==> inputs of 11-08 <==
==> flow/design.v <==
`timescale 1ns / 1ps
module FourBitCPU(rst, clk, opcode, address, myinput, myoutput, HLT, s_flag, z_flag, c_flag);
parameter n=4;
localparam DEPTH = 2**n;
input rst, clk;
input [3:0] opcode;
input [n-1:0] address;
input [7:0] myinput;
output reg [7:0] myoutput;
output reg HLT, s_flag, z_flag, c_flag;
reg [n-1:0] stackPoint;
reg [7:0] stackReg [0:DEPTH-1];
reg [7:0] mem [0:DEPTH-1];
reg [4:0] progCount;
integer i;
wire [n-1:0] addrNext = address + 1'b1;
wire [n-1:0] spDec    = stackPoint - 1'b1;
wire [7:0] memA   = mem[address];
wire [7:0] memA1  = mem[addrNext];
wire [7:0] mem0   = mem[0];
wire [7:0] stkTop = stackReg[stackPoint];
wire [8:0] sum    = {1'b0, memA} + {1'b0, myinput};
wire       borrow = (memA < myinput);
wire [7:0] andRes = memA & myinput;
wire [7:0] orRes  = memA | myinput;
wire [7:0] xorRes = memA ^ myinput;
always @(posedge clk)
begin
if (rst)
begin
  for (i=0; i<DEPTH; i=i+1)
    begin
      mem[i] <= i;
      stackReg[i] <= i;
    end
  c_flag <= 0;
  z_flag <= 0;
  s_flag <= 0;
  myoutput <= 0;
  HLT <= 0;
  progCount <= 0;
  stackPoint <= 4'b1110;
end
else if (progCount < 16 && !HLT)
begin
progCount <= progCount + 1;
case(opcode)
4'b0000:       
begin
  {c_flag, myoutput} <= sum;
  if (memA == 0) z_flag <= 1;
  s_flag <= 1'b0;
end
4'b0001:       
begin
  s_flag <= borrow;
  c_flag <= borrow;
  z_flag <= (memA == 0);
  myoutput <= memA;
end
4'b0010:       
begin
  mem[address] <= memA1;
  mem[addrNext] <= memA;
  myoutput <= memA1;
end
4'b0011:       
begin
  mem[address] <= mem0;
  if (mem0 == 0) z_flag <= 1;
  myoutput <= mem0;
end
4'b0100:       
begin
  myoutput <= memA >> 1;
end
4'b0101:       
begin
  mem[address] <= myinput;
  myoutput <= myinput;
  z_flag <= (myinput == 0);
end
4'b0110:       
begin
  myoutput <= memA;
  z_flag <= (memA == 0);
end
4'b0111:       
begin
  mem[address] <= andRes;
  myoutput <= andRes;
  if (andRes == 0) z_flag <= 1;
end
4'b1000:       
begin
  c_flag <= 0;
  z_flag <= 0;
  s_flag <= 0;
  myoutput <= memA;
end
4'b1001:       
begin
  mem[address] <= orRes;
  myoutput <= orRes;
  z_flag <= (orRes == 0);
  c_flag <= 1'b0;
  s_flag <= 1'b0;
end
4'b1010:       
begin
  mem[address] <= xorRes;
  myoutput <= xorRes;
  z_flag <= (xorRes == 0);
  c_flag <= 1'b0;
  s_flag <= 1'b0;
end
4'b1011:       
begin
  stackPoint <= spDec;
  stackReg[spDec] <= memA;
  myoutput <= memA;
end
4'b1100:       
begin
  mem[address] <= stkTop;
  stackPoint <= stackPoint + 1'b1;
  myoutput <= stkTop;
end
4'b1101:       
begin
  myoutput <= memA << 1;
  z_flag <= (memA == 0);
end
4'b1110:       
begin
  mem[address] <= ~memA;
  myoutput <= ~memA;
end
4'b1111:       
begin
  HLT <= 1'b1;
end
default: myoutput <= 0;
endcase
end
end
endmodule
==> flow/run.sh <==
#!/bin/bash
# the make line also repeats each setting of config.mk as NAME=value (left out here)
make -C /OpenROAD-flow-scripts/flow DESIGN_CONFIG=/design/flow/config.mk WORK_HOME=/design/flow/orfs CLKGATE_MAP_FILE= finish
==> flow/config.mk <==
export PLATFORM = sky130hd
export DESIGN_NAME = FourBitCPU
export DESIGN_NICKNAME = FourBitCPU
export VERILOG_FILES = /design/flow/design.v
export SDC_FILE = /design/flow/constraint.sdc
export NUM_CORES = 4
export LEC_CHECK = 0
export CAP_MARGIN = 20
export CORE_MARGIN = 2
export CORE_UTILIZATION = 72
export PLACE_DENSITY_LB_ADDON = 0.01
export SETUP_SLACK_MARGIN = 0.69
export SLEW_MARGIN = 20
==> flow/constraint.sdc <==
create_clock -name core_clock -period 4.12 [get_ports {clk}]
set_input_delay 0.8240 -clock core_clock [delete_from_list [all_inputs] [get_ports {clk}]]
set_output_delay 0.8240 -clock core_clock [all_outputs]
set_load 0.01 [all_outputs]
==> 11-17 (differences from 11-08) <==
--- a/flow/config.mk
+++ b/flow/config.mk
@@ -9,4 +9,6 @@
 export CORE_MARGIN = 2
 export CORE_UTILIZATION = 72
+export CTS_CLUSTER_DIAMETER = 28
+export CTS_CLUSTER_SIZE = 15
 export PLACE_DENSITY_LB_ADDON = 0.01
 export SETUP_SLACK_MARGIN = 0.69
==> summary of the runs <==
In synthesized cell count, 11-17 and 11-08 do not differ. In die size, 11-08 and 11-17 do not differ. Area after synthesis is the same in 11-17 and 11-08. 11-17 failed in global routing (5_1_grt) on GRT-0232. 11-08 went through all stages and came out clean.
